==> flow/design.v <==
module CPU_6507(
	output [12:0] addr_bus,
	output reg [7:0] d_out,
	input [7:0] d_in,
	output reg wenb,
	input clk,
	input rstb,
	input rdy
);
reg [7:0] A;
reg [7:0] X;
reg [7:0] Y;
reg carry;
reg intr_disable;
reg overflow;
reg decimal;
reg [7:0] stack_ptr;
reg negative;
reg zero;
reg [15:0] PC;
reg [15:0] full_addr;
assign addr_bus = full_addr[12:0];
reg [7:0] addr_in_buff;
reg [7:0] I;
reg is_reset;
reg [3:0] phase;
wire [7:0] instr = phase == 1 ? d_in : I;
wire isNOP = instr == 8'hEA;
wire isLoadOrStore = instr[7:6] == 2'b10 && !isNOP && !(
		instr == 8'h90 ||
		instr == 8'hB0 ||
		instr[3:0] == 4'h8 ||
		instr[3:0] == 4'hA
	);
wire isLoad = isLoadOrStore && instr[5];
wire isStore = isLoadOrStore && !instr[5];
wire isJSR = instr == 8'h20;
wire isRTS = instr == 8'h60;
wire isRTI = instr == 8'h40;
wire isTransfer = instr == 8'h98 || instr == 8'hA8 || (instr[3:0] == 4'hA && instr[7:6] == 2'b10);
wire isBranch = instr[4:0] == 5'h10;
wire isJump = instr == 8'h4C || instr == 8'h6C;
wire isStack = ~instr[7] && instr[4:0] == 5'h08;
wire pull = instr[5];
wire isSpecial = (~instr[7] && instr[4:0] == 5'h18) || instr == 8'hB8 || instr == 8'hD8 || instr == 8'hF8;
wire isArith = !isLoadOrStore && !isNOP && !isTransfer && !isBranch && !isJump && !isTransfer && !isStack && !isSpecial;
wire isBreak = instr == 8'h00;
wire isImplied = instr[3:0] == 4'hA || instr[3:0] == 4'h8;
wire isImmediate = instr[4:0] == 5'h09 || instr[3:0] == 4'h02 || (instr[7] && ~instr[4] && instr[3:0] == 0); 
wire isIndexed = instr[4];
wire indexedByY = instr[3:0] == 4'h1 || instr[3:0] == 4'h9 || instr == 8'h96 || instr == 8'hB6 || instr == 8'hBE;
wire indexedIndirect = instr[4:0] == 5'h01;
wire indirectIndexed = instr[4:0] == 5'h11;
wire zeropage = (indexedIndirect || indirectIndexed || instr[3:2] == 2'b01) && !isImplied;
wire addr16 = !isImmediate && (instr[3:0] == 4'h9 || instr[3:2] == 2'b11 || instr == 8'h20) && !isImplied;
wire isCompare = (instr[7:5] == 3'b110 && instr[1:0] == 2'b01) || instr[3:0] == 4'h4 || instr[3:0] == 4'h0 || instr[3:0] == 4'hC;
wire isBit = instr == 8'h2C || instr == 8'h24;
wire [7:0] ALU_in1 = ~instr[0] && instr[3:0] != 4'hA && ~instr[7] ? d_in : (  
		instr[7] && instr[1:0] == 2'b00 ? (instr[5] ? X : Y) : (
		instr[7] && instr[1:0] == 2'b01 ? A : (
		(instr[7] && instr[1:0] == 2'b10 && instr != 8'hCA) || isBit ? d_in : (
		instr == 8'hCA ? X : (instr == 8'h88 ? Y : A)
	))));
wire [7:0] ALU_in2 = d_in;
wire [7:0] ALU_nin2 = ~d_in;
reg [8:0] ALU_res;
wire [7:0] ALU_sub = ALU_in1 - ALU_in2;
wire [7:0] ALU_sbc = ALU_sub - !carry;
wire [3:0] ALU_opsel = {instr[0], instr[7:5]};
wire [8:0] CMP_res = {1'b0, ALU_in1} + {1'b0, ALU_nin2} + 9'd1;
always @(*) begin
	case(ALU_opsel)
		0: ALU_res <= {ALU_in1, 1'b0};
		1: ALU_res <= {ALU_in1, carry};
		2: ALU_res <= {ALU_in1[0], 1'b0, ALU_in1[7:1]};
		3: ALU_res <= {ALU_in1[0], carry, ALU_in1[7:1]};
		4: ALU_res <= {carry, ALU_in1 - 1'b1};
		5: ALU_res <= {carry, ALU_in1};
		6: ALU_res <= instr == 8'hC8 ? {carry, ALU_in1 + 1'b1} : {carry, ALU_in1 - 1'b1};
		7: ALU_res <= {carry, ALU_in1 + 1'b1};
		8: ALU_res <= {carry, ALU_in1 | ALU_in2};
		9: ALU_res <= {carry, ALU_in1 & ALU_in2};
		10: ALU_res <= {carry, ALU_in1 ^ ALU_in2};
		11: ALU_res <= ALU_in1 + ALU_in2 + carry;
		12: ALU_res <= {carry, ALU_in1};
		13: ALU_res <= {carry, ALU_in1};
		14: ALU_res <= ALU_in1 + ALU_nin2 + 1'b1;
		15: ALU_res <= ALU_in1 + ALU_nin2 + carry;
	endcase
end
wire toA = !isLoadOrStore && !isCompare && (
		instr[3:0] == 4'h1 ||
		instr[3:0] == 4'h5 ||
		instr[3:0] == 4'h9 ||
		(instr[3:0] == 4'hA && ~instr[7]) ||
		instr[3:0] == 4'hD
	);
wire toY = instr == 8'hC8 || instr == 8'h88;
wire toX = instr == 8'hE8 || instr == 8'hCA;
wire toMem = (instr[3:0] == 4'hE || instr[3:0] == 4'h6) && !isLoadOrStore;
wire loadstoreTargetA = instr[1:0] == 2'b01;
wire loadstoreTargetX = instr[1:0] == 2'b10;
wire loadstoreTargetY = instr[1:0] == 2'b00;
wire [7:0] status_word = {negative, overflow, 1'b0, 1'b0, decimal, intr_disable, zero, carry};
reg should_branch;
always @(*) begin
	case(instr[7:5])
		0: should_branch <= negative == 1'b0;
		1: should_branch <= negative == 1'b1;
		2: should_branch <= overflow == 1'b0;
		3: should_branch <= overflow == 1'b1;
		4: should_branch <= carry == 1'b0;
		5: should_branch <= carry == 1'b1;
		6: should_branch <= zero == 1'b0;
		7: should_branch <= zero == 1'b1;
	endcase
end
wire [2:0] transfer_idx = {instr[1], instr[5:4]};
reg [7:0] transfer_source;
always @(*) begin
	case(transfer_idx)
		1: transfer_source <= Y;
		2: transfer_source <= A;
		4: transfer_source <= X;
		5: transfer_source <= X;
		6: transfer_source <= A;
		7: transfer_source <= stack_ptr;
		default: transfer_source <= A;
	endcase
end
always @(posedge clk) begin
	if(!rstb) begin
		d_out <= 8'h00;
		full_addr <= 16'h0000;
		phase <= 2;
		is_reset <= 1'b1;
		I <= 8'h00;  
		wenb <= 1'b1;
		carry <= 1'b0;
		addr_in_buff <= 8'h00;
		intr_disable <= 1'b1;
		overflow <= 1'b0;
		decimal <= 1'b0;
		stack_ptr <= 8'h00;
		negative <= 1'b0;
		A <= 8'h00;
		X <= 8'h00;
		Y <= 8'h00;
		zero <= 1'b1;
	end else if(rdy) begin
		phase <= phase + 1;
		if(phase == 0) begin
			wenb <= 1'b1;
			full_addr <= PC;
			PC <= PC + 1;
		end else if(phase == 1) begin
			I <= d_in;
			if(isNOP) begin
				phase <= 0;
			end else if(isStack) begin
				if(pull) begin
					full_addr <= {8'h01, stack_ptr + 1'b1};
					stack_ptr <= stack_ptr + 1'b1;
					wenb <= 1'b1;
					phase <= 4;
				end else begin
					full_addr <= {8'h01, stack_ptr};
					stack_ptr <= stack_ptr - 1'b1;
					wenb <= 1'b0;
					d_out <= instr[6] ? A : status_word;
					phase <= 0;
				end
			end else if(isSpecial) begin
				case(instr[7:5])
					0: carry <= 1'b0;
					1: carry <= 1'b1;
					2: intr_disable <= 1'b0;
					3: intr_disable <= 1'b1;
					5: overflow <= 1'b0;
					6: decimal <= 1'b0;
					7: decimal <= 1'b1;
				endcase
				phase <= 0;
			end else if(isRTS || isRTI) begin
				phase <= isRTS ? 14 : 13;
				full_addr <= {8'h01, stack_ptr + 1'b1};
				stack_ptr <= stack_ptr + 1;
				wenb <= 1'b1;
			end else if(isTransfer) begin
				case(transfer_idx)
					1: A <= transfer_source;
					2: Y <= transfer_source;
					4: A <= transfer_source;
					5: stack_ptr <= transfer_source;
					6: X <= transfer_source;
					7: X <= transfer_source;
				endcase
				if(transfer_idx != 5) begin
					negative <= transfer_source[7];
					zero <= transfer_source == 8'h00;
				end
				phase <= 0;
			end else begin
				if(isImmediate || isBranch) begin
					full_addr <= PC;
					PC <= PC + 1;
					phase <= 4;
				end
				if(zeropage || addr16 || isJump || isJSR) begin
					full_addr <= PC;
					PC <= PC + 1;
				end
			end
		end else if(phase == 2) begin
			if(isBreak) begin
				full_addr <= 16'hFFFC | (~is_reset << 1);
			end else begin
				if(zeropage) begin
					if(indexedIndirect) begin
						full_addr <= {8'h00, d_in + X};
						phase <= 8;
					end else if(indirectIndexed) begin
						full_addr <= {8'h00, d_in};
						phase <= 8;
					end else if(isIndexed) begin
						full_addr <= {8'h00, d_in + (indexedByY ? Y : X)};
						phase <= 4;
					end else begin
						full_addr <= {8'h00, d_in};
						phase <= 4;
					end
				end
				if(addr16 || isJump || isJSR) begin
					addr_in_buff <= d_in;
					full_addr <= PC;
					PC <= PC + 1;
					if(isJSR) begin
						phase <= 10;
					end
				end
			end
		end else if(phase == 3) begin
			if(isBreak) begin
				addr_in_buff <= d_in;
				full_addr <= full_addr | 1;
			end else if(addr16 || isJump) begin
				if(instr == 8'h6C) begin
					full_addr <= {d_in, addr_in_buff};
					phase <= 8;
				end else if(isIndexed) begin
					full_addr <= {d_in, addr_in_buff} + (indexedByY ? Y : X);
				end else begin
					full_addr <= {d_in, addr_in_buff};
				end
			end
		end else if(phase == 4) begin
			phase <= 0;
			if(isBreak) begin
				if(is_reset) begin
					PC <= {d_in, addr_in_buff};
				end else begin
					phase <= 10;
				end
				is_reset <= 1'b0;
			end else if(isStack) begin
				if(instr[6]) begin
					A <= d_in;
					negative <= d_in[7];
					zero <= d_in == 8'h00;
				end else begin
					negative <= d_in[7];
					overflow <= d_in[6];
					decimal <= d_in[3];
					intr_disable <= d_in[2];
					zero <= d_in[1];
					carry <= d_in[0];
				end
			end else if(isJump) begin
				PC <= full_addr;
			end else if(isBranch) begin
				if(should_branch) begin
					PC <= PC + {d_in[7], d_in[7], d_in[7], d_in[7], d_in[7], d_in[7], d_in[7], d_in[7], d_in};
				end
			end else if(isBit) begin
				negative <= ALU_in1[7];
				overflow <= ALU_in1[6];
				zero <= (A & d_in) == 8'h00;
			end else if(isLoadOrStore) begin
				if(isLoad) begin
					if(loadstoreTargetA) begin
						A <= d_in;
					end else if(loadstoreTargetX) begin
						X <= d_in;
					end else if(loadstoreTargetY) begin
						Y <= d_in;
					end
					negative <= d_in[7];
					zero <= d_in == 8'h00;
				end else if(isStore) begin
					if(loadstoreTargetA) begin
						d_out <= A;
					end else if(loadstoreTargetX) begin
						d_out <= X;
					end else if(loadstoreTargetY) begin
						d_out <= Y;
					end
					wenb <= 1'b0;
				end
			end else if(toMem) begin
				d_out <= ALU_res[7:0];
				wenb <= 1'b0;
				negative <= ALU_res[7];
				zero <= ALU_res[7:0] == 0;
				if(~instr[7]) begin
					carry <= ALU_res[8];
				end
			end else if(toA) begin
				A <= ALU_res[7:0];
				carry <= ALU_res[8];
				zero <= ALU_res[7:0] == 0;
				negative <= ALU_res[7];
				if(ALU_opsel == 4'd11 || ALU_opsel == 4'd15) begin
					overflow <= (ALU_in1[7] == (ALU_opsel == 4'd11 ? ALU_in2[7] : ALU_nin2[7])) && (ALU_res[7] != ALU_in1[7]);
				end
			end else if(toX) begin
				X <= ALU_res[7:0];
				zero <= ALU_res[7:0] == 0;
				negative <= ALU_res[7];
			end else if(toY) begin
				Y <= ALU_res[7:0];
				zero <= ALU_res[7:0] == 0;
				negative <= ALU_res[7];
			end else if(isCompare) begin
				carry <= CMP_res[8];
				zero <= CMP_res[7:0] == 0;
				negative <= CMP_res[7];
			end
		end else if(phase == 8) begin
			addr_in_buff <= d_in;
			full_addr <= {full_addr[15:8], full_addr[7:0] + 1'b1};
			wenb <= 1'b1;
		end else if(phase == 9) begin
			if(indirectIndexed) begin
				full_addr <= {d_in, addr_in_buff} + Y;
			end else begin
				full_addr <= {d_in, addr_in_buff};
			end
			phase <= 4;
		end else if(phase == 10) begin
			full_addr <= {8'h01, stack_ptr};
			d_out <= PC[15:8];
			PC[15:8] <= d_in;
			wenb <= 1'b0;
			stack_ptr <= stack_ptr - 1;
		end else if(phase == 11) begin
			full_addr <= {8'h01, stack_ptr};
			d_out <= PC[7:0];
			PC[7:0] <= addr_in_buff;
			wenb <= 1'b0;
			stack_ptr <= stack_ptr - 1;
			if(!isBreak) begin
				phase <= 0;
			end
		end else if(phase == 12) begin
			full_addr <= {8'h01, stack_ptr};
			d_out <= status_word;
			wenb <= 1'b0;
			stack_ptr <= stack_ptr - 1;
			phase <= 0;
			intr_disable <= 1'b1;
		end else if(phase == 13) begin
			negative <= d_in[7];
			overflow <= d_in[6];
			decimal <= d_in[3];
			intr_disable <= d_in[2];
			zero <= d_in[1];
			carry <= d_in[0];
			full_addr <= {8'h01, stack_ptr + 1'b1};
			stack_ptr <= stack_ptr + 1;
			wenb <= 1'b1;
		end else if(phase == 14) begin
			PC[7:0] <= d_in;
			full_addr <= {8'h01, stack_ptr + 1'b1};
			stack_ptr <= stack_ptr + 1;
			wenb <= 1'b1;
		end else if(phase == 15) begin
			PC[15:8] <= d_in;
			full_addr <= {8'h01, stack_ptr + 1'b1};
			wenb <= 1'b1;
			phase <= 0;
		end else begin
			phase <= 0;
		end
	end
end
endmodule
==> flow/constraint.sdc <==
create_clock -name core_clock -period 9.0 [get_ports {clk}]
set_input_delay 1.8000 -clock core_clock [delete_from_list [all_inputs] [get_ports {clk}]]
set_output_delay 1.8000 -clock core_clock [all_outputs]
set_load 0.01 [all_outputs]
==> flow/config.mk <==
export PLATFORM = sky130hd
export DESIGN_NAME = CPU_6507
export DESIGN_NICKNAME = CPU_6507
export VERILOG_FILES = /design/flow/design.v
export SDC_FILE = /design/flow/constraint.sdc
export NUM_CORES = 4
export LEC_CHECK = 0
export ABC_AREA = 0
export CAP_MARGIN = 20
export CELL_PAD_IN_SITES_DETAIL_PLACEMENT = 2
export CORE_ASPECT_RATIO = 1.44
export CORE_MARGIN = 9
export CORE_UTILIZATION = 40
export CTS_CLUSTER_DIAMETER = 352
export GPL_ROUTABILITY_DRIVEN = 0
export HOLD_SLACK_MARGIN = 0.05
export MAX_ROUTING_LAYER = met4
export SLEW_MARGIN = 40
export TNS_END_PERCENT = 10
==> flow/run.sh <==
#!/bin/bash
# the make line also repeats each setting of config.mk as NAME=value (left out here)
make -C /OpenROAD-flow-scripts/flow DESIGN_CONFIG=/design/flow/config.mk WORK_HOME=/design/flow/orfs CLKGATE_MAP_FILE= finish
==> results of run 1 <==
layer usage:
layer  GRT usage, %  overflow
met3          35.70         0
met4          53.48         1
met5              -         -
met2          75.31         2
met1          53.96         0
stage by stage:
step                util [%]  cells  total power (W)  cell area (um^2)
floorplan                  -   2084         0.001791             14680
global placement       42.55   2472         0.002333             15290
detailed placement     42.70   2473         0.002523             15340
CTS                    43.54   2489         0.003038             15650
==> reports/results.ini, run 1 <==
[run_status]
status = aborted with a tool error
lastStage = 5_1_grt
error = [ERROR GRT-0232] Routing congestion too high. Check the congestion heatmap in the GUI.

[floorplanning]
die_y_um = 247.9
placementRows = 83
die_w_um = 177.7
dieArea_um2 = 44040
core_um2 = 35930
fp_util_pct = 40.86
ioPinCount = 33

[yosys]
yosysWarnings = 1
syn_area_um2 = 14680
ys_top_logic_family = AND-OR/OR-AND gates
yosys_area_um2 = 14680
aoi_share_pct = 35.89
edf_count = 16
syn_inst = 2084
most_common_cell = nand2_1
simple_gate_share_pct = 23.59
synth_cell_types = 109
synth-xor-area-share_pct = 6.084
ys_sh_adder_pct = 8.300
synth.avg_cell_area_um2 = 7.046
top_cell_area_share_pct = 11.45
floorplan.nets = 2187
flop_cell = dfxtp_1
yosys.area.top_type = dfxtp_1
yosysCellCount = 2084
synth_flops = 100
synthTopCellsByCount = nand2_1 (217), nor2_1 (202), a21oi_1 (172)
ys_seq_share_pct = 14.73
synth.area.mux_share_pct = 4.610
area_leaders = dfxtp_1 (11%), ha_1 (7.1%), a21oi_1 (5.9%), nand2_1 (5.5%), nor2_1 (5.2%)
async_flop_share_pct = 0

[clocking]
cts_htree_levels = 3
cts_hold_buf = 0
clock-sinks = 100
cts-resized-gates = 0
cts_made_buffers = 9
post_cts_buffers = 0
clockBufferDepth = 2
clockRootBuffer = clkbuf_16

[global_routing]
track_usage_pct = 56.20
overflow = 3

[placement]
place_ws_ns = 0.6367
place.detailed.hpwl_um = 71450
numPortBuffers = 32

==> run 2, diff against run 1 <==
Settings changed: CELL_PAD_IN_SITES_GLOBAL_PLACEMENT set to 3, CORE_ASPECT_RATIO 1.44 to 1.61, CORE_MARGIN 9 to 6, CORE_UTILIZATION 40 to 51, CTS_CLUSTER_DIAMETER 352 to 297, CTS_CLUSTER_SIZE set to 29, GPL_TIMING_DRIVEN set to 0, HOLD_SLACK_MARGIN 0.05 to -0.03, MAX_ROUTING_LAYER met4 to met5, MIN_ROUTING_LAYER set to met2, PLACE_DENSITY set to 0.37, SETUP_SLACK_MARGIN set to 0.99.
Clock period 9.0 ns to 7.79 ns, I/O delays scaled along.
==> run 2 against run 1 <==
Net effect:
- the run fails in 3_1_place_gp_skip_io
- die area down 25%
- synthesized cell count unchanged
- synthesized area unchanged
==> reports/results.ini, run 2 <==
[run_status]
status = aborted with a tool error
lastStage = 3_1_place_gp_skip_io
error = [ERROR GPL-0301] Utilization 120.161 % exceeds 100%.

[yosys]
area_leaders = dfxtp_1 (11%), ha_1 (7.1%), a21oi_1 (5.9%), nand2_1 (5.5%), nor2_1 (5.2%)
syn_area_um2 = 14680
floorplan.nets = 2187
synth-xor-area-share_pct = 6.084
ys_top_logic_family = AND-OR/OR-AND gates
simple_gate_share_pct = 23.59
aoi_share_pct = 35.89
synth.avg_cell_area_um2 = 7.046
edf_count = 16
synth.area.mux_share_pct = 4.610
most_common_cell = nand2_1
yosysWarnings = 1
yosys_area_um2 = 14680
flop_cell = dfxtp_1
top_cell_area_share_pct = 11.45
synthTopCellsByCount = nand2_1 (217), nor2_1 (202), a21oi_1 (172)
yosysCellCount = 2084
ys_seq_share_pct = 14.73
yosys.area.top_type = dfxtp_1
synth_flops = 100
syn_inst = 2084
ys_sh_adder_pct = 8.300
synth_cell_types = 109
async_flop_share_pct = 0

[floorplanning]
core_um2 = 28200
fp_util_pct = 52.06
die_y_um = 227.3
placementRows = 78
die_w_um = 145.7
dieArea_um2 = 33120

==> run 3, diff against run 2 <==
Settings changed: ABC_AREA 0 to unset, CELL_PAD_IN_SITES_DETAIL_PLACEMENT 2 to unset, CELL_PAD_IN_SITES_GLOBAL_PLACEMENT 3 to unset, CORE_ASPECT_RATIO 1.61 to unset, CORE_MARGIN 6 to 2, CORE_UTILIZATION 51 to 40, CTS_CLUSTER_DIAMETER 297 to unset, CTS_CLUSTER_SIZE 29 to unset, GPL_ROUTABILITY_DRIVEN 0 to unset, GPL_TIMING_DRIVEN 0 to unset, HOLD_SLACK_MARGIN -0.03 to unset, MAX_ROUTING_LAYER met5 to unset, MIN_ROUTING_LAYER met2 to unset, PLACE_DENSITY 0.37 to unset, SETUP_SLACK_MARGIN 0.99 to unset, SLEW_MARGIN 40 to 20, TNS_END_PERCENT 10 to unset.
Clock period 7.79 ns to 6.09 ns, I/O delays scaled along.
==> run 3 against run 2 <==
Net effect:
- now clean on timing, DRC and antenna
- die area is 15% higher
- synthesized area stayed put
- synthesized cell count unchanged
==> reports/results.ini, run 3 <==
[run_status]
status = no timing/DRC/antenna violations

[global_routing]
grt_pass1_wl_um = 118800
grtUsageMet3_pct = 10.45
met1_usage_pct = 53.97
grt.met2_usage_pct = 63.02
track_usage_pct = 41.83
overflow = 0
busiest_layer = met2
antenna_found_initial = 1
grt_max_degree = 56
grt_pass1_vias = 17760

[power]
p_int_w = 0.002330
sequentialPower_w = 0.000908
power_combinational_w = 0.00328
vdd_drop_max_v = 0.0001764
p_sw_w = 0.002503
switching_share_pct = 51.79
seq_power_share_pct = 18.8
power-top-group = combinational cells
powerDensity_nw_per_um2 = 273.9
p_clk_share_pct = 13.4
p_comb_share_pct = 67.8
leakagePower_nw = 6.922
pg_clk_w = 0.000650

[yosys]
synth.area.mux_share_pct = 4.610
yosys_area_um2 = 14680
ys_seq_share_pct = 14.73
yosysWarnings = 1
synth-xor-area-share_pct = 6.084
top_cell_area_share_pct = 11.45
ys_sh_adder_pct = 8.300
edf_count = 16
most_common_cell = nand2_1
syn_area_um2 = 14680
async_flop_share_pct = 0
synth_cell_types = 109
ys_top_logic_family = AND-OR/OR-AND gates
synth_flops = 100
area_leaders = dfxtp_1 (11%), ha_1 (7.1%), a21oi_1 (5.9%), nand2_1 (5.5%), nor2_1 (5.2%)
synthTopCellsByCount = nand2_1 (217), nor2_1 (202), a21oi_1 (172)
aoi_share_pct = 35.89
simple_gate_share_pct = 23.59
floorplan.nets = 2187
flop_cell = dfxtp_1
synth.avg_cell_area_um2 = 7.046
syn_inst = 2084
yosysCellCount = 2084
yosys.area.top_type = dfxtp_1

[sta]
setup_tns_ns = 0
period_needed_ns = 5.926
whs_ns = 0.4787
hold_violations = 0
fin_crit_sh_pct = 97.30
rsz0062_at_grt = yes
final-setup-viol-count = 0
slew_headroom_pct = 25.67
fmax_mhz = 168.8
setup_slack_ns = 0.1643
finalClockSkew_ns = 0.01960
maxSlewViolCount = 0
worst_pin_slew_ns = 1.109

[floorplanning]
die_y_um = 195.6
ioPinCount = 33
die_w_um = 195.6
dieArea_um2 = 38260
placementRows = 70
fp_util_pct = 40.40
core_um2 = 36350

[detailed_routing]
ant_nets = 0
viasPerCell = 6.854
wirelength_um = 81220
num_vias = 18680
post_drt_wl_per_cell_um = 29.81
drtIter0Drc = 2538
firstDrtPassIters = 6
drcViolationCount = 0

[setup_path]
path_cells = clkdlybuf4s50_1 -> buf_6 -> buf_12 -> nor4b_1 -> nand4_1 -> a32oi_2 -> buf_4 -> a21oi_1 -> o41ai_4 -> ha_1 -> a21oi_1 -> o31ai_4 -> a21oi_2 -> xor2_1 -> buf_4 -> a41o_1 -> a21oi_2 -> o32a_1 -> a211oi_2 -> buf_4 -> and2_4 -> buf_4 -> a2111o_1 -> a221oi_2
crit_buf_inv = 7
startpoint = d_in[4]
r2r-start = phase[0]
cp-end-kind = register
r2r-end = full_addr[15]
crit_path_start_kind = input port
worstSetupPathType = in2reg
path_depth = 24
reg2regPathDepth = 24
required_ns = 6.41
path_delay_family = AND-OR/OR-AND gates
crit_slowest_cell = o41ai_4
cp.arrival_ns = 6.24
regToRegSetupSlack_ns = 0.26
path_max_fanout = 5
slowest_delay_ns = 0.48
cpMostUsedCell = buf_4
crit_end = negative

[clocking]
clockRootBuffer = clkbuf_16
cts_hold_buf = 0
clk_pin_slew_ns = 0.08
cts_made_buffers = 9
clock-sinks = 100
clk_latency_ns = 0.40
cts_tree = done
cts_htree_levels = 3
clockBufferDepth = 2

[cells_and_area]
n_fill_cell = 3738
fin_cells = 2725
fin_nets = 2353
syn2layout_area_growth_pct = 20.15
design_area_um2 = 17640

[hold_path]
hold_path_end = d_out[6]
hold_class = reg2reg
whs_path_depth = 2
hp-start = d_out[6]

[placement]
dp.cells = 2700
place.detailed.hpwl_um = 63630
place_ws_ns = -0.9378
dpl_cell_area_um2 = 17050
gp_congestion = 1.070
numPortBuffers = 32

[flow_run]
tool_warnings = 50
maxCapViolCount = 0

run 3: what timing repair did:
| action | CTS | global route |
|---|---|---|
| pin swaps | 6 | 28 |
| setup endpoints to repair | 25 | 34 |
| gates resized | 12 | 40 |
| buffers inserted | 2 | 6 |
run 3: metal layers:
layer  part of all wire, %  wire [um]  vias up
li1                      -          -     8184
met1                    39      32070     8841
met2                    42      33950     1329
met3                    11       9312      324
met4                   7.2       5885        0
met5                     0          0        -
run 3: metrics by stage:
stage | total power, W | utilization, %
after floorplan | 0.002649 | -
after global placement | 0.003968 | 46.90
after detailed placement | 0.003960 | 46.90
after CTS | 0.004634 | 47.89
after global routing | 0.005045 | 48.52
final | 0.004833 | 48.53
run 3: final cells by class:
type                    instances  area [um^2]  share of cell area [%]
clock buffers                  10        239.0                   1.355
multi-input cells            1745        11760                   66.69
well taps                     468        585.6                   3.319
inverters                      72        271.5                   1.539
clock inverters                 6        63.81                  0.3617
flip-flops and latches        100         2162                   12.26
repair buffers                322         2550                   14.45
diodes                          2        5.005                 0.02837
==> run 4, diff against run 3 <==
Settings changed: ABC_AREA set to 1, CAP_MARGIN 20 to 30, CELL_PAD_IN_SITES_DETAIL_PLACEMENT set to 0, CORE_ASPECT_RATIO set to 1.44, CORE_MARGIN 2 to 9, CTS_CLUSTER_DIAMETER set to 352, GPL_ROUTABILITY_DRIVEN set to 0, GPL_TIMING_DRIVEN set to 1, HOLD_SLACK_MARGIN set to 0.05, MAX_ROUTING_LAYER set to met5, SETUP_SLACK_MARGIN set to 0.58, SLEW_MARGIN 20 to 15, TNS_END_PERCENT set to 10.
Clock period 6.09 ns to 14.3 ns, I/O delays scaled along.
==> run 4 against run 3 <==
Net effect:
- still clean
- global-route usage is 8.1 points lower
- routed wire length is 8.7% lower
- via count is 3.0% lower
- hold slack worse by 0.012 ns
- sequential power is 56% lower
- sequential share of layout area is 2.0 points higher
- utilization is 5.1 points lower
- critical path type unchanged
==> reports/results.ini, run 4 <==
[setup_path]
reg2regPathDepth = 34
crit_path_start_kind = input port
path_delay_family = simple AND/OR/NAND/NOR gates
cp.arrival_ns = 9.57
startpoint = d_in[5]
slowest_delay_ns = 0.57
worstSetupPathType = in2reg
cp-end-kind = register
required_ns = 14.58
r2r-start = phase[0]
path_max_fanout = 30
crit_slowest_cell = inv_2
path_depth = 34
crit_buf_inv = 8
regToRegSetupSlack_ns = 6.78
r2r-end = d_out[6]
crit_end = d_out[6]
cpMostUsedCell = nand3_1

[power]
power_combinational_w = 0.00149
p_int_w = 0.0008974
p_sw_w = 0.001263
p_clk_share_pct = 12.5
leakagePower_nw = 6.523
vdd_drop_max_v = 0.00007061
sequentialPower_w = 0.000402
power-top-group = combinational cells
p_comb_share_pct = 68.9
pg_clk_w = 0.000270
seq_power_share_pct = 18.6
powerDensity_nw_per_um2 = 142.3
switching_share_pct = 58.47

[yosys]
synth_cell_types = 69
yosys.area.top_type = nand2_1
most_common_cell = nand2_1
yosys_area_um2 = 14230
aoi_share_pct = 29.81
synthTopCellsByCount = nand2_1 (455), inv_1 (266), nor2_1 (235)
floorplan.nets = 2449
area_leaders = nand2_1 (12%), dfxtp_1 (12%), o21ai_0 (8.2%), ha_1 (7.3%), a21oi_1 (7.2%)
synth-xor-area-share_pct = 4.863
syn_inst = 2346
syn_area_um2 = 14230
simple_gate_share_pct = 29.82
ys_seq_share_pct = 15.20
edf_count = 16
top_cell_area_share_pct = 12.00
synth_flops = 100
ys_sh_adder_pct = 8.565
ys_top_logic_family = simple AND/OR/NAND/NOR gates
yosysWarnings = 1
synth.avg_cell_area_um2 = 6.065
yosysCellCount = 2346
flop_cell = dfxtp_1
async_flop_share_pct = 0
synth.area.mux_share_pct = 0

[floorplanning]
die_w_um = 175.2
core_um2 = 34990
die_y_um = 244.3
dieArea_um2 = 42800
fp_util_pct = 40.67
placementRows = 82
ioPinCount = 33

[global_routing]
grt_max_degree = 59
grtUsageMet3_pct = 9.978
grt.met2_usage_pct = 52.73
grt_pass1_wl_um = 109200
track_usage_pct = 33.76
met1_usage_pct = 36.45
antenna_found_initial = 5
overflow = 0
grt_pass1_vias = 17120
busiest_layer = met2

[detailed_routing]
firstDrtPassIters = 7
post_drt_wl_per_cell_um = 26.58
ant_nets = 0
num_vias = 18110
drtIter0Drc = 2325
drcViolationCount = 0
viasPerCell = 6.496
wirelength_um = 74120

[sta]
fin_crit_sh_pct = 64.95
finalClockSkew_ns = 0.01412
fmax_mhz = 107.7
hold_violations = 0
rsz0062_at_grt = no
slew_headroom_pct = 30.14
worst_pin_slew_ns = 1.044
maxSlewViolCount = 0
setup_tns_ns = 0
final-setup-viol-count = 0
period_needed_ns = 9.288

[flow_run]
tool_warnings = 48
maxCapViolCount = 0

[placement]
numPortBuffers = 32
place.detailed.hpwl_um = 52650
dpl_cell_area_um2 = 14850

[clocking]
clk_latency_ns = 0.40
cts_hold_buf = 0
cts_made_buffers = 9
post_cts_buffers = 0
cts-resized-gates = 0
clk_pin_slew_ns = 0.08
clockRootBuffer = clkbuf_16
clockBufferDepth = 2
clock-sinks = 100
cts_htree_levels = 3
cts_tree = done

[cells_and_area]
register_area_um2 = 2162
logic_area_um2 = 10400
syn2layout_area_growth_pct = 6.745
fin_nets = 2421
design_area_um2 = 15190
n_fill_cell = 3767

[hold_path]
hold_path_end = is_reset
whs_path_depth = 2
hold_class = reg2reg
hp-start = is_reset

[run_status]
status = no timing/DRC/antenna violations

## run 4: cell type report
| cell class | count | area share, % |
|---|---|---|
| tap | 462 | 3.806 |
| timing repair buffer | 72 | 4.102 |
| antenna | 4 | 0.06590 |
| clock inverter | 6 | 0.4284 |
| multi-input combinational | 1836 | 68.49 |
| inverter | 299 | 7.389 |
| clock buffer | 9 | 1.483 |
| sequential | 100 | 14.24 |
## run 4: through the flow
step | worst slack, ns | hold slack [ns] | cells | total power (W) | util, %
2_1_floorplan | 7.229 | 0.4313 | 2346 | 0.001355 | -
3_3_place_gp | 5.065 | 0.4458 | 2765 | 0.001781 | 42.45
3_5_place_dp | 5.062 | 0.4619 | 2765 | 0.001788 | 42.45
4_1_cts | 5.429 | 0.4726 | 2780 | 0.002063 | 43.28
5_1_grt | 4.741 | 0.4949 | 2784 | 0.002272 | 43.38
6_report | 5.012 | 0.4670 | 2788 | 0.002161 | 43.41
## run 4: metal layers
layer / part of all wire [%] / vias to the layer above
met5: 0.11 / -
li1: - / 8009
met2: 44 / 1423
met3: 12 / 496
met4: 11 / 4
met1: 34 / 8179
==> run 5, diff against run 4 <==
Settings changed: ABC_AREA 1 to unset, CAP_MARGIN 30 to 20, CELL_PAD_IN_SITES_DETAIL_PLACEMENT 0 to unset, CORE_ASPECT_RATIO 1.44 to unset, CORE_MARGIN 9 to 2, CORE_UTILIZATION 40 to 70, CTS_CLUSTER_DIAMETER 352 to unset, GPL_ROUTABILITY_DRIVEN 0 to unset, GPL_TIMING_DRIVEN 1 to unset, HOLD_SLACK_MARGIN 0.05 to unset, MAX_ROUTING_LAYER met5 to unset, PLACE_DENSITY_LB_ADDON set to 0.04, SETUP_SLACK_MARGIN 0.58 to 1.95, SLEW_MARGIN 15 to 20, TNS_END_PERCENT 10 to 5.
Clock period 14.3 ns to 6.74 ns, I/O delays scaled along.
==> run 5 against run 4 <==
Net effect:
- die area shrank 48%
- synthesized area up 3.2%
- synthesized cell count decreased by 11%
- the run now fails in 5_1_grt
==> reports/results.ini, run 5 <==
[run_status]
status = aborted with a tool error
lastStage = 5_1_grt
error = [ERROR GRT-0116] Global routing finished with congestion. Check the congestion regions in the DRC Viewer.

[yosys]
top_cell_area_share_pct = 11.45
most_common_cell = nand2_1
floorplan.nets = 2187
async_flop_share_pct = 0
synth_cell_types = 109
synth_flops = 100
yosysCellCount = 2084
simple_gate_share_pct = 23.59
ys_seq_share_pct = 14.73
yosys.area.top_type = dfxtp_1
ys_top_logic_family = AND-OR/OR-AND gates
yosysWarnings = 1
synth.avg_cell_area_um2 = 7.046
area_leaders = dfxtp_1 (11%), ha_1 (7.1%), a21oi_1 (5.9%), nand2_1 (5.5%), nor2_1 (5.2%)
syn_area_um2 = 14680
flop_cell = dfxtp_1
yosys_area_um2 = 14680
edf_count = 16
syn_inst = 2084
ys_sh_adder_pct = 8.300
aoi_share_pct = 35.89
synthTopCellsByCount = nand2_1 (217), nor2_1 (202), a21oi_1 (172)
synth-xor-area-share_pct = 6.084
synth.area.mux_share_pct = 4.610

[global_routing]
overflow = 5
track_usage_pct = 68.98

[floorplanning]
core_um2 = 20430
fp_util_pct = 71.87
placementRows = 52
ioPinCount = 33
die_w_um = 148.8
dieArea_um2 = 22150
die_y_um = 148.8

[placement]
gp_congestion = 1.237
numPortBuffers = 32
place.detailed.hpwl_um = 50180

[clocking]
cts_made_buffers = 9
clockRootBuffer = clkbuf_16
cts_hold_buf = 0
clockBufferDepth = 2
cts_htree_levels = 3
clock-sinks = 100

==> run 5: timing repair <==
action,CTS
pin swaps,33
resized,62
setup endpoints to repair,79
setup buffers,14
hold endpoints to repair,0
cloned,2
==> run 5: layer usage <==
metal,overflow,global-route usage (%)
met2,5,86.60
met1,0,71.10
met4,0,60.24
met5,0,25.23
met3,0,53.76
==> run 5: per-stage QoR <==
stage	area (um^2)	setup slack [ns]	power (W)	util [%]	std cells
2_1_floorplan	14730	0.6990	0.002404	-	2084
3_3_place_gp	15970	0.2241	0.003199	78.17	2389
3_5_place_dp	15970	0.1793	0.003258	78.17	2389
4_1_cts	16590	1.083	0.003895	81.23	2421
==> run 6, diff against run 5 <==
Settings changed: CORE_UTILIZATION 70 to 40, CTS_CLUSTER_DIAMETER set to 159, CTS_CLUSTER_SIZE set to 98, PLACE_DENSITY set to 0.88, PLACE_DENSITY_LB_ADDON 0.04 to unset, SETUP_SLACK_MARGIN 1.95 to unset, TNS_END_PERCENT 5 to unset.
Clock period 6.74 ns to 9.0 ns, I/O delays scaled along.
==> run 6 against run 5 <==
Net effect:
- the run now finishes clean
- synthesized cell count unchanged
- die area up 73%
- synthesized area unchanged
==> reports/results.ini, run 6 <==
[run_status]
status = no timing/DRC/antenna violations

[detailed_routing]
num_vias = 18290
viasPerCell = 7.323
firstDrtPassIters = 10
drtIter0Drc = 3473
ant_nets = 0
wirelength_um = 71840
post_drt_wl_per_cell_um = 28.77
num_antenna_cells = 0
drcViolationCount = 0

[hold_path]
whs_path_depth = 2
hold_class = reg2reg
hp-start = d_out[0]
hold_path_end = d_out[0]

[sta]
slew_headroom_pct = 18.19
final-setup-viol-count = 0
hold_violations = 0
fmax_mhz = 126.3
rsz0062_at_grt = no
finalClockSkew_ns = 0.01263
whs_ns = 0.4848
worst_pin_slew_ns = 1.193
maxSlewViolCount = 0
fin_crit_sh_pct = 87.96
period_needed_ns = 7.917
setup_tns_ns = 0

[setup_path]
slowest_delay_ns = 0.87
r2r-start = phase[0]
worstSetupPathType = in2reg
regToRegSetupSlack_ns = 1.57
cp.arrival_ns = 8.18
path_delay_family = AND-OR/OR-AND gates
required_ns = 9.26
startpoint = d_in[3]
cp-end-kind = register
crit_slowest_cell = clkdlybuf4s50_1
path_depth = 19
crit_path_start_kind = input port
path_cells = clkdlybuf4s50_1 -> nor2b_1 -> nand4_1 -> a32oi_1 -> a21oi_1 -> o31ai_4 -> clkinv_2 -> fa_1 -> o21bai_1 -> a21oi_1 -> o31ai_1 -> a221o_1 -> xor2_1 -> nor2_1 -> o32a_1 -> a211oi_1 -> and2_1 -> a211oi_1 -> o311a_1
crit_end = Y[7]
reg2regPathDepth = 20
r2r-end = Y[7]
crit_buf_inv = 2
path_max_fanout = 9

[clocking]
cts_made_buffers = 9
clk_latency_ns = 0.37
clock-sinks = 100
cts_htree_levels = 3
clockRootBuffer = clkbuf_16
clockBufferDepth = 2
clk_pin_slew_ns = 0.08
cts_tree = done
cts-resized-gates = 0
post_cts_buffers = 0
cts_hold_buf = 0

[yosys]
synth.area.mux_share_pct = 4.610
most_common_cell = nand2_1
synthTopCellsByCount = nand2_1 (217), nor2_1 (202), a21oi_1 (172)
edf_count = 16
synth_cell_types = 109
synth.avg_cell_area_um2 = 7.046
yosys_area_um2 = 14680
aoi_share_pct = 35.89
yosysWarnings = 1
ys_sh_adder_pct = 8.300
ys_top_logic_family = AND-OR/OR-AND gates
syn_inst = 2084
floorplan.nets = 2187
simple_gate_share_pct = 23.59
area_leaders = dfxtp_1 (11%), ha_1 (7.1%), a21oi_1 (5.9%), nand2_1 (5.5%), nor2_1 (5.2%)
yosys.area.top_type = dfxtp_1
flop_cell = dfxtp_1
syn_area_um2 = 14680
synth-xor-area-share_pct = 6.084
top_cell_area_share_pct = 11.45
yosysCellCount = 2084
ys_seq_share_pct = 14.73
synth_flops = 100
async_flop_share_pct = 0

[floorplanning]
ioPinCount = 33
dieArea_um2 = 38260
fp_util_pct = 40.40
die_w_um = 195.6
die_y_um = 195.6
core_um2 = 36350
placementRows = 70

[global_routing]
grt_pass1_vias = 16760
overflow = 0
grt_pass1_wl_um = 106500
track_usage_pct = 36.22
grt_max_degree = 55
antenna_found_initial = 0

[flow_run]
tool_warnings = 48
maxCapViolCount = 0

[cells_and_area]
fin_nets = 2127
n_fill_cell = 3704
syn2layout_area_growth_pct = 6.510

[power]
powerDensity_nw_per_um2 = 184.5
leakagePower_nw = 5.725
p_sw_w = 0.001571
p_comb_share_pct = 63.8
power-top-group = combinational cells
vdd_drop_max_v = 0.00009658
sequentialPower_w = 0.000622
seq_power_share_pct = 21.5
pg_clk_w = 0.000423
p_clk_share_pct = 14.6
p_int_w = 0.001314
power_combinational_w = 0.00184
finalPower_w = 0.002886
switching_share_pct = 54.46

[placement]
gp_congestion = 1.063
place.detailed.hpwl_um = 53000
numPortBuffers = 32

run 6: per-layer routing:
layer  wire [um]  vias up  part of all wire [%]  global-route usage [%]
met4        5042        0                   7.0                   19.62
met5           0        -                     0                       0
met3       11600      397                    16                   12.83
met1       27180     8496                    38                   48.04
met2       28010     1674                    39                   50.90
li1            -     7719                     -                       -
run 6: area by class of cell:
cell class	count	area, um^2	share of cell area (%)
clock buffer	10	229.0	1.464
clock inverter	6	55.05	0.3520
inverter	72	271.5	1.736
multi-input combinational	1745	11550	73.85
sequential	100	2162	13.83
tap	468	585.6	3.744
timing repair buffer	96	785.8	5.024
run 6: metrics by stage:
stage	cell area [um^2]	std cells	utilization, %	worst slack [ns]
after floorplan	14680	2084	-	2.244
after global placement	15350	2481	42.23	1.087
after detailed placement	15350	2481	42.23	0.9820
after CTS	15640	2497	43.02	1.333
after global routing	15640	2497	43.03	0.8939
final	15640	2497	43.03	1.083
==> run 7, diff against run 6 <==
Settings changed: CORE_UTILIZATION 40 to 44, CTS_CLUSTER_DIAMETER 159 to unset, CTS_CLUSTER_SIZE 98 to unset, PLACE_DENSITY 0.88 to unset.
Clock period 9.0 ns to 6.73 ns, I/O delays scaled along.
==> run 7 against run 6 <==
Net effect:
- still clean
- sequential share of layout area shrank 0.72 points
- clock-buffer cell count grew 1
- worst setup slack lost 0.89 ns
- critical path type unchanged
- largest cell class unchanged
- largest power group unchanged
==> reports/results.ini, run 7 <==
[setup_path]
r2r-end = negative
cp-end-kind = register
required_ns = 7.01
path_cells = clkdlybuf4s50_1 -> buf_12 -> nor4bb_1 -> buf_4 -> a21oi_4 -> inv_2 -> buf_4 -> o2111ai_1 -> o21ai_1 -> buf_4 -> mux2_2 -> ha_1 -> nor2b_1 -> o21ai_0 -> a21boi_0 -> o21a_1 -> o21a_1 -> o21ai_0 -> a21o_1 -> o22ai_1 -> o21ai_0 -> a21oi_1 -> o221a_2
crit_slowest_cell = clkdlybuf4s50_1
path_max_fanout = 15
startpoint = d_in[5]
cp.arrival_ns = 6.81
path_depth = 23
path_delay_family = AND-OR/OR-AND gates
crit_end = full_addr[8]
worstSetupPathType = in2reg
r2r-start = I[2]
reg2regPathDepth = 19
crit_path_start_kind = input port
crit_buf_inv = 6
slowest_delay_ns = 0.64
regToRegSetupSlack_ns = 0.46

[yosys]
yosys.area.top_type = dfxtp_1
ys_sh_adder_pct = 8.300
simple_gate_share_pct = 23.59
ys_seq_share_pct = 14.73
syn_inst = 2084
syn_area_um2 = 14680
ys_top_logic_family = AND-OR/OR-AND gates
floorplan.nets = 2187
most_common_cell = nand2_1
synthTopCellsByCount = nand2_1 (217), nor2_1 (202), a21oi_1 (172)
yosysWarnings = 1
synth.area.mux_share_pct = 4.610
synth_cell_types = 109
async_flop_share_pct = 0
synth.avg_cell_area_um2 = 7.046
synth_flops = 100
area_leaders = dfxtp_1 (11%), ha_1 (7.1%), a21oi_1 (5.9%), nand2_1 (5.5%), nor2_1 (5.2%)
yosys_area_um2 = 14680
flop_cell = dfxtp_1
aoi_share_pct = 35.89
synth-xor-area-share_pct = 6.084
top_cell_area_share_pct = 11.45
edf_count = 16
yosysCellCount = 2084

[global_routing]
grt_pass1_vias = 16950
track_usage_pct = 44.03
grt_pass1_wl_um = 115500
overflow = 0
antenna_found_initial = 0
grt_max_degree = 41

[detailed_routing]
viasPerCell = 7.153
num_vias = 18500
wirelength_um = 79130
num_antenna_cells = 0
ant_nets = 0
drcViolationCount = 0
post_drt_wl_per_cell_um = 30.60
drtIter0Drc = 2998
firstDrtPassIters = 7

[power]
p_comb_share_pct = 66.3
pg_clk_w = 0.000569
vdd_drop_max_v = 0.0001597
switching_share_pct = 52.94
powerDensity_nw_per_um2 = 250.0
p_sw_w = 0.002184
seq_power_share_pct = 19.9
p_int_w = 0.001942
leakagePower_nw = 6.306
power-top-group = combinational cells
power_combinational_w = 0.00274
p_clk_share_pct = 13.8
sequentialPower_w = 0.000819

[clocking]
clk_latency_ns = 0.39
clock-sinks = 100
cts-resized-gates = 0
clockRootBuffer = clkbuf_16
cts_hold_buf = 0
clockBufferDepth = 2
cts_made_buffers = 9
cts_htree_levels = 3
clk_pin_slew_ns = 0.08
post_cts_buffers = 0
cts_tree = done

[placement]
dpl_cell_area_um2 = 16190
gp_congestion = 1.083
numPortBuffers = 32
place.detailed.hpwl_um = 60330

[hold_path]
hold_path_end = d_out[0]
hold_class = reg2reg
whs_path_depth = 2
hp-start = d_out[0]

[cells_and_area]
syn2layout_area_growth_pct = 12.40
design_area_um2 = 16500
fin_nets = 2242
n_fill_cell = 3350

[floorplanning]
ioPinCount = 33
die_y_um = 186.7
core_um2 = 32700
die_w_um = 186.7
dieArea_um2 = 34850
placementRows = 66
fp_util_pct = 44.90

[run_status]
status = no timing/DRC/antenna violations

[flow_run]
maxCapViolCount = 0
tool_warnings = 48

[sta]
final-setup-viol-count = 0
slew_headroom_pct = 19.09
hold_violations = 0
period_needed_ns = 6.533
rsz0062_at_grt = no
fin_crit_sh_pct = 97.07
finalClockSkew_ns = 0.01448
maxSlewViolCount = 0
fmax_mhz = 153.1
worst_pin_slew_ns = 1.197
setup_tns_ns = 0

## run 7: final cells by class
type	instances	area [um^2]	area share, %
multi-input cells	1745	11570	70.10
flip-flops and latches	100	2162	13.10
repair buffers	211	1657	10.04
well taps	442	553.0	3.351
inverters	72	271.5	1.645
clock buffers	11	254.0	1.539
clock inverters	5	37.54	0.2274
## run 7: routing by layer
layer  share of wire [%]  global-route usage [%]
met1                  40                   60.65
met2                  40                   62.73
met3                  14                   13.05
met4                 5.3                   20.21
met5                   0                       0
## run 7: stage by stage
step / worst slack, ns / util [%] / std cells / hold WS (ns) / total power (W)
floorplan: 0.4281 / - / 2084 / 0.4464 / 0.002395
global placement: -0.09221 / 49.50 / 2570 / 0.4612 / 0.003412
detailed placement: -0.1314 / 49.50 / 2570 / 0.4679 / 0.003418
CTS: 0.2739 / 50.39 / 2586 / 0.4870 / 0.003997
global route: 0.03624 / 50.47 / 2586 / 0.5032 / 0.004288
finish: 0.1971 / 50.47 / 2586 / 0.4874 / 0.004126
==> run 8, diff against run 7 <==
Settings changed: ABC_AREA set to 0, CELL_PAD_IN_SITES_GLOBAL_PLACEMENT set to 3, CORE_UTILIZATION 44 to 23, CTS_CLUSTER_SIZE set to 29, GPL_ROUTABILITY_DRIVEN set to 0, MAX_ROUTING_LAYER set to met4, MIN_ROUTING_LAYER set to met2, PLACE_DENSITY set to 0.37, SETUP_SLACK_MARGIN set to 0.99, SLEW_MARGIN 20 to 40, TNS_END_PERCENT set to 65.
Clock period 6.73 ns to 7.79 ns, I/O delays scaled along.
==> run 8 against run 7 <==
Net effect:
- highest routed layer unchanged
- hold slack better by 0.022 ns
- still clean
- worst setup slack gained 0.84 ns
- critical path type unchanged
- sequential cell count stayed put
- critical path depth is 2 lower
- critical endpoint is now d_out[3]
- sequential share of layout area down 0.33 points
==> reports/results.ini, run 8 <==
[setup_path]
path_cells = buf_2 -> or4b_4 -> or4_4 -> buf_4 -> a21oi_1 -> a211oi_2 -> o31ai_2 -> buf_4 -> ha_2 -> nand3_1 -> a21oi_1 -> or2_2 -> xor2_1 -> nand2_1 -> o21ai_0 -> a222oi_1 -> o211ai_1 -> nor4_2 -> buf_4 -> o21a_1 -> o32ai_1
required_ns = 8.05
reg2regPathDepth = 21
path_depth = 21
cpMostUsedCell = buf_4
crit_end = d_out[3]
regToRegSetupSlack_ns = 1.42
path_delay_family = simple AND/OR/NAND/NOR gates
startpoint = d_in[0]
r2r-start = phase[0]
crit_path_start_kind = input port
slowest_delay_ns = 0.72
path_max_fanout = 9
crit_slowest_cell = or4b_4
cp.arrival_ns = 7.01
crit_buf_inv = 4
r2r-end = negative
cp-end-kind = register
worstSetupPathType = in2reg

[sta]
hold_violations = 0
period_needed_ns = 6.750
fin_crit_sh_pct = 86.66
worst_pin_slew_ns = 0.9988
final-setup-viol-count = 0
maxSlewViolCount = 0
finalClockSkew_ns = 0.02906
whs_ns = 0.5096
setup_slack_ns = 1.040
rsz0062_at_grt = no
slew_headroom_pct = 32.90
fmax_mhz = 148.1
setup_tns_ns = 0

[yosys]
yosysCellCount = 2084
aoi_share_pct = 35.89
synth-xor-area-share_pct = 6.084
synth_cell_types = 109
synth.area.mux_share_pct = 4.610
top_cell_area_share_pct = 11.45
floorplan.nets = 2187
ys_top_logic_family = AND-OR/OR-AND gates
async_flop_share_pct = 0
yosys.area.top_type = dfxtp_1
ys_sh_adder_pct = 8.300
synth_flops = 100
simple_gate_share_pct = 23.59
most_common_cell = nand2_1
yosysWarnings = 1
syn_area_um2 = 14680
area_leaders = dfxtp_1 (11%), ha_1 (7.1%), a21oi_1 (5.9%), nand2_1 (5.5%), nor2_1 (5.2%)
synthTopCellsByCount = nand2_1 (217), nor2_1 (202), a21oi_1 (172)
ys_seq_share_pct = 14.73
edf_count = 16
synth.avg_cell_area_um2 = 7.046
syn_inst = 2084
flop_cell = dfxtp_1
yosys_area_um2 = 14680

[cells_and_area]
fin_nets = 2207
design_area_um2 = 16930
n_fill_cell = 7112
syn2layout_area_growth_pct = 15.31

[global_routing]
grt_pass1_wl_um = 148300
track_usage_pct = 50.47
overflow = 0
antenna_found_initial = 2
grt_pass1_vias = 27080
grt_max_degree = 45

[flow_run]
maxCapViolCount = 0
tool_warnings = 50

[floorplanning]
die_w_um = 256.7
dieArea_um2 = 65870
core_um2 = 63080
die_y_um = 256.7
fp_util_pct = 23.28
ioPinCount = 33
placementRows = 92

[detailed_routing]
wirelength_um = 106700
post_drt_wl_per_cell_um = 35.93
ant_nets = 0
firstDrtPassIters = 12
viasPerCell = 8.475
drcViolationCount = 0
num_vias = 25180
drtIter0Drc = 6379

[clocking]
cts_made_buffers = 9
clk_pin_slew_ns = 0.10
clockBufferDepth = 2
clk_latency_ns = 0.42
clock-sinks = 100
cts_htree_levels = 3
cts_hold_buf = 0
clockRootBuffer = clkbuf_16
cts_tree = done

[power]
pg_clk_w = 0.000583
finalPower_w = 0.003922
leakagePower_nw = 6.157
p_clk_share_pct = 14.9
seq_power_share_pct = 18.9
p_sw_w = 0.002253
vdd_drop_max_v = 0.0001110
powerDensity_nw_per_um2 = 231.7
power-top-group = combinational cells
power_combinational_w = 0.00260
switching_share_pct = 57.44
p_comb_share_pct = 66.2
p_int_w = 0.001669
sequentialPower_w = 0.000743

[placement]
place.detailed.hpwl_um = 77400
place_ws_ns = 0.2456
numPortBuffers = 32
dpl_cell_area_um2 = 16340

[hold_path]
hold_path_end = wenb
whs_path_depth = 2
hp-start = wenb
hold_class = reg2reg

[run_status]
status = no timing/DRC/antenna violations

[run 8: final cells by class]
class / count / area, um^2 / share of cell area, %
Multi-Input combinational cell: 1745 / 11710 / 69.16
Sequential cell: 100 / 2162 / 12.77
Timing Repair Buffer: 176 / 1378 / 8.136
Tap cell: 846 / 1059 / 6.252
Inverter: 72 / 271.5 / 1.604
Clock buffer: 10 / 229.0 / 1.352
Clock inverter: 6 / 82.58 / 0.4877
Antenna cell: 16 / 40.04 / 0.2365
[run 8: through the flow]
| step | instances | utilization, % |
|---|---|---|
| after floorplan | 2084 | - |
| after global placement | 2925 | 25.87 |
| after detailed placement | 2925 | 25.90 |
| after CTS | 2944 | 26.48 |
| after global routing | 2961 | 26.80 |
| final | 2971 | 26.84 |
[run 8: metal layers]
layer / vias up / global-route usage, % / wire length, um
met5: - / - / 0
met4: 0 / 17.25 / 13810
met3: 1201 / 64.94 / 45370
met2: 8285 / 54.92 / 47550
met1: 7859 / - / 0
li1: 7833 / - / -
[run 8: what timing repair did]
| action | 4_1_cts | 5_1_grt |
|---|---|---|
| buffers inserted | 3 | 10 |
| setup endpoints to repair | 19 | 32 |
| pin swaps | 3 | 10 |
| gates resized | 9 | 20 |
==> run 9, diff against run 8 <==
Settings changed: ABC_AREA 0 to 1, CAP_MARGIN 20 to 30, CELL_PAD_IN_SITES_DETAIL_PLACEMENT set to 0, CELL_PAD_IN_SITES_GLOBAL_PLACEMENT 3 to unset, CORE_ASPECT_RATIO set to 1.44, CORE_MARGIN 2 to 9, CORE_UTILIZATION 23 to 40, CTS_CLUSTER_DIAMETER set to 352, CTS_CLUSTER_SIZE 29 to unset, HOLD_SLACK_MARGIN set to 0.05, MAX_ROUTING_LAYER met4 to met5, MIN_ROUTING_LAYER met2 to unset, PLACE_DENSITY 0.37 to unset, SETUP_SLACK_MARGIN 0.99 to 0.58, TNS_END_PERCENT 65 to 10.
Clock period 7.79 ns to 6.53 ns, I/O delays scaled along.
==> run 9 against run 8 <==
Net effect:
- sequential power is 21% higher
- die area is 35% lower
- synthesized area shrank 3.1%
- via count shrank 26%
- routed wire length shrank 26%
- combinational power up about 40%
- clock power rose by 2%
- global-route usage fell by 14 points
- clock-buffer cell count is the same
- critical path type unchanged
- largest cell class unchanged
==> reports/results.ini, run 9 <==
[detailed_routing]
num_vias = 18640
drcViolationCount = 0
firstDrtPassIters = 8
ant_nets = 0
drtIter0Drc = 2573
viasPerCell = 6.507
wirelength_um = 78910
post_drt_wl_per_cell_um = 27.55

[yosys]
synth_flops = 100
top_cell_area_share_pct = 12.00
flop_cell = dfxtp_1
edf_count = 16
synth-xor-area-share_pct = 4.863
synth.avg_cell_area_um2 = 6.065
synthTopCellsByCount = nand2_1 (455), inv_1 (266), nor2_1 (235)
synth.area.mux_share_pct = 0
ys_sh_adder_pct = 8.565
syn_area_um2 = 14230
yosysWarnings = 1
aoi_share_pct = 29.81
syn_inst = 2346
yosysCellCount = 2346
simple_gate_share_pct = 29.82
ys_top_logic_family = simple AND/OR/NAND/NOR gates
area_leaders = nand2_1 (12%), dfxtp_1 (12%), o21ai_0 (8.2%), ha_1 (7.3%), a21oi_1 (7.2%)
ys_seq_share_pct = 15.20
synth_cell_types = 69
yosys.area.top_type = nand2_1
floorplan.nets = 2449
yosys_area_um2 = 14230
most_common_cell = nand2_1
async_flop_share_pct = 0

[cells_and_area]
syn2layout_area_growth_pct = 13.05
fin_cells = 2864
finalCoreUtilization_pct = 45.98
fin_nets = 2499

[setup_path]
crit_end = X[7]
r2r-end = X[7]
slowest_delay_ns = 0.47
reg2regPathDepth = 33
r2r-start = phase[2]
crit_buf_inv = 9
crit_slowest_cell = clkdlybuf4s50_1
cp-end-kind = register
path_delay_family = simple AND/OR/NAND/NOR gates
worstSetupPathType = in2reg
cp.arrival_ns = 6.15
path_depth = 30
cpMostUsedCell = nand2_1
required_ns = 6.82
path_max_fanout = 9
crit_path_start_kind = input port
startpoint = d_in[0]
regToRegSetupSlack_ns = 0.78

[floorplanning]
placementRows = 82
dieArea_um2 = 42800
ioPinCount = 33
fp_util_pct = 40.67
core_um2 = 34990
die_w_um = 175.2
die_y_um = 244.3

[sta]
finalClockSkew_ns = 0.01383
final-setup-viol-count = 0
maxSlewViolCount = 0
hold_violations = 0
fin_crit_sh_pct = 89.76
rsz0062_at_grt = yes
slew_headroom_pct = 39.17
worst_pin_slew_ns = 0.9115
period_needed_ns = 5.861
fmax_mhz = 170.6
setup_slack_ns = 0.6687
setup_tns_ns = 0
whs_ns = 0.4588

[power]
p_clk_share_pct = 11.6
p_comb_share_pct = 70.9
vdd_drop_max_v = 0.0001560
sequentialPower_w = 0.000897
p_int_w = 0.002127
seq_power_share_pct = 17.5
leakagePower_nw = 6.977
power_combinational_w = 0.00363
p_sw_w = 0.002999
pg_clk_w = 0.000595
power-top-group = combinational cells
powerDensity_nw_per_um2 = 318.7
switching_share_pct = 58.50

[clocking]
cts_htree_levels = 3
clk_pin_slew_ns = 0.09
clock-sinks = 100
clockRootBuffer = clkbuf_16
clockBufferDepth = 2
cts_tree = done
clk_latency_ns = 0.40
cts_made_buffers = 9
cts_hold_buf = 0

[hold_path]
hold_path_end = is_reset
whs_path_depth = 2
hp-start = is_reset
hold_class = reg2reg

[placement]
numPortBuffers = 32
place.detailed.hpwl_um = 55950
place_ws_ns = 0.1632
dp.cells = 2831

[global_routing]
grt_pass1_wl_um = 115600
grt_max_degree = 46
track_usage_pct = 36.03
grt_pass1_vias = 17660
overflow = 0
antenna_found_initial = 4

[flow_run]
tool_warnings = 49
maxCapViolCount = 0

[run_status]
status = no timing/DRC/antenna violations

==> run 9: per-layer routing <==
metal  part of all wire, %  global-route usage, %
met1                    34                  39.52
met2                    43                  55.70
met3                    12                  11.35
met4                    11                  31.16
met5                 0.041                      0
==> run 9: through the flow <==
step / area (um^2) / power, W
finish: 16090 / 0.005126
global route: 16080 / 0.005364
CTS: 15680 / 0.004688
detailed placement: 15380 / 0.004092
global placement: 15350 / 0.004064
floorplan: 14230 / 0.002967
==> run 9: final cells by class <==
cell class | count | area (um^2)
Tap cell | 462 | 578.1
Clock inverter | 6 | 53.80
Clock buffer | 10 | 239.0
Multi-Input combinational cell | 1837 | 10700
Antenna cell | 1 | 2.502
Inverter | 299 | 1126
Fill cell | 3770 | 18900
Sequential cell | 100 | 2162
Timing Repair Buffer | 149 | 1222
==> run 9: repair_timing <==
item	CTS	global route
setup endpoints to repair	2	41
pin swaps	0	15
setup buffers	0	15
resized	1	67
gates cloned	0	1
==> run 10, diff against run 9 <==
Settings changed: ABC_AREA 1 to unset, CAP_MARGIN 30 to 20, CELL_PAD_IN_SITES_DETAIL_PLACEMENT 0 to unset, CORE_ASPECT_RATIO 1.44 to unset, CORE_MARGIN 9 to 2, CORE_UTILIZATION 40 to 20, CTS_CLUSTER_DIAMETER 352 to unset, GPL_ROUTABILITY_DRIVEN 0 to unset, HOLD_SLACK_MARGIN 0.05 to unset, MAX_ROUTING_LAYER met5 to unset, SETUP_SLACK_MARGIN 0.58 to unset, SLEW_MARGIN 40 to 20, TNS_END_PERCENT 10 to unset.
Clock period 6.53 ns to 14.3 ns, I/O delays scaled along.
==> run 10 against run 9 <==
Net effect:
- final area up 0.47%
- power down 65%
- sequential power down 56%
- clock power down about 50%
- critical path type unchanged
- critical endpoint is now X[3]
==> reports/results.ini, run 10 <==
[yosys]
synth.avg_cell_area_um2 = 7.046
synthTopCellsByCount = nand2_1 (217), nor2_1 (202), a21oi_1 (172)
most_common_cell = nand2_1
top_cell_area_share_pct = 11.45
yosys.area.top_type = dfxtp_1
syn_inst = 2084
syn_area_um2 = 14680
synth_cell_types = 109
synth-xor-area-share_pct = 6.084
ys_seq_share_pct = 14.73
ys_top_logic_family = AND-OR/OR-AND gates
yosysCellCount = 2084
async_flop_share_pct = 0
synth_flops = 100
synth.area.mux_share_pct = 4.610
yosysWarnings = 1
ys_sh_adder_pct = 8.300
edf_count = 16
aoi_share_pct = 35.89
area_leaders = dfxtp_1 (11%), ha_1 (7.1%), a21oi_1 (5.9%), nand2_1 (5.5%), nor2_1 (5.2%)
flop_cell = dfxtp_1
simple_gate_share_pct = 23.59
floorplan.nets = 2187
yosys_area_um2 = 14680

[sta]
worst_pin_slew_ns = 1.202
rsz0062_at_grt = no
fin_crit_sh_pct = 62.06
final-setup-viol-count = 0
finalClockSkew_ns = 0.01851
period_needed_ns = 8.875
setup_tns_ns = 0
hold_violations = 0
slew_headroom_pct = 19.55
fmax_mhz = 112.7
maxSlewViolCount = 0
whs_ns = 0.4812

[clocking]
clk_latency_ns = 0.40
cts_hold_buf = 0
clockBufferDepth = 2
post_cts_buffers = 0
cts-resized-gates = 0
clk_pin_slew_ns = 0.08
clock-sinks = 100
cts_htree_levels = 3
cts_tree = done
clockRootBuffer = clkbuf_16
cts_made_buffers = 9

[power]
p_sw_w = 0.0009536
powerDensity_nw_per_um2 = 111.7
power-top-group = combinational cells
p_comb_share_pct = 61.6
p_clk_share_pct = 16.4
switching_share_pct = 52.82
sequentialPower_w = 0.000397
power_combinational_w = 0.00111
pg_clk_w = 0.000296
seq_power_share_pct = 22.0
p_int_w = 0.0008519
leakagePower_nw = 5.663
vdd_drop_max_v = 0.00006740

[flow_run]
maxCapViolCount = 0
tool_warnings = 48

[global_routing]
grt_pass1_wl_um = 104800
overflow = 0
track_usage_pct = 18.06
antenna_found_initial = 0
grt_pass1_vias = 15940
grt_max_degree = 60

[hold_path]
hold_path_end = d_out[0]
whs_path_depth = 2
hp-start = d_out[0]
hold_class = reg2reg

[floorplanning]
placementRows = 99
fp_util_pct = 20.16
core_um2 = 72830
ioPinCount = 33
dieArea_um2 = 75600
die_w_um = 275.0
die_y_um = 275.0

[placement]
gp_congestion = 1.001
numPortBuffers = 32
place.detailed.hpwl_um = 51150

[detailed_routing]
post_drt_wl_per_cell_um = 23.55
wirelength_um = 69990
drcViolationCount = 0
viasPerCell = 5.833
ant_nets = 0
num_vias = 17340
firstDrtPassIters = 7
drtIter0Drc = 2690

[setup_path]
crit_path_start_kind = input port
regToRegSetupSlack_ns = 7.43
path_cells = clkdlybuf4s50_1 -> buf_4 -> nor4bb_1 -> a21oi_4 -> inv_2 -> mux2i_1 -> o21ai_0 -> a31oi_2 -> nor2_1 -> ha_1 -> a21oi_1 -> a21oi_1 -> or2_2 -> xor2_1 -> nand2_1 -> o21ai_0 -> a222oi_1 -> o211ai_1 -> nor4_1 -> nor3_1 -> o311a_1
path_depth = 21
cp.arrival_ns = 9.16
cp-end-kind = register
path_delay_family = simple AND/OR/NAND/NOR gates
worstSetupPathType = in2reg
path_max_fanout = 24
crit_end = X[3]
r2r-end = X[3]
slowest_delay_ns = 0.73
required_ns = 14.58
r2r-start = phase[0]
crit_slowest_cell = nor4_1
crit_buf_inv = 3
reg2regPathDepth = 21
startpoint = d_in[5]

[cells_and_area]
fin_nets = 2110
syn2layout_area_growth_pct = 10.07
finalCoreUtilization_pct = 22.19
n_fill_cell = 8176

[run_status]
status = no timing/DRC/antenna violations

[run 10: stage by stage]
stage | total power (W) | instance area [um^2] | cells | worst slack (ns)
3_3_place_gp | 0.001461 | 15830 | 2955 | 5.323
6_report | 0.001806 | 16160 | 2972 | 5.425
3_5_place_dp | 0.001459 | 15830 | 2955 | 5.288
4_1_cts | 0.001752 | 16150 | 2971 | 5.675
2_1_floorplan | 0.001127 | 14680 | 2084 | 6.484
5_1_grt | 0.001893 | 16160 | 2971 | 5.074
[run 10: area by class of cell]
cell class | instances | area, um^2 | area share (%)
antenna | 1 | 2.502 | 0.01548
clock buffer | 11 | 232.7 | 1.440
multi-input combinational | 1745 | 11550 | 71.49
inverter | 72 | 271.5 | 1.680
sequential | 100 | 2162 | 13.38
clock inverter | 5 | 85.08 | 0.5264
tap | 959 | 1200 | 7.424
timing repair buffer | 79 | 653.1 | 4.041
[run 10: per-layer routing]
layer | wire length [um] | GRT usage [%]
met1 | 29220 | 24.82
met3 | 8046 | 4.268
met2 | 28390 | 25.93
met5 | 0 | 0
met4 | 4338 | 9.488
No activity file was given, so power comes from the tool's default toggle rates.
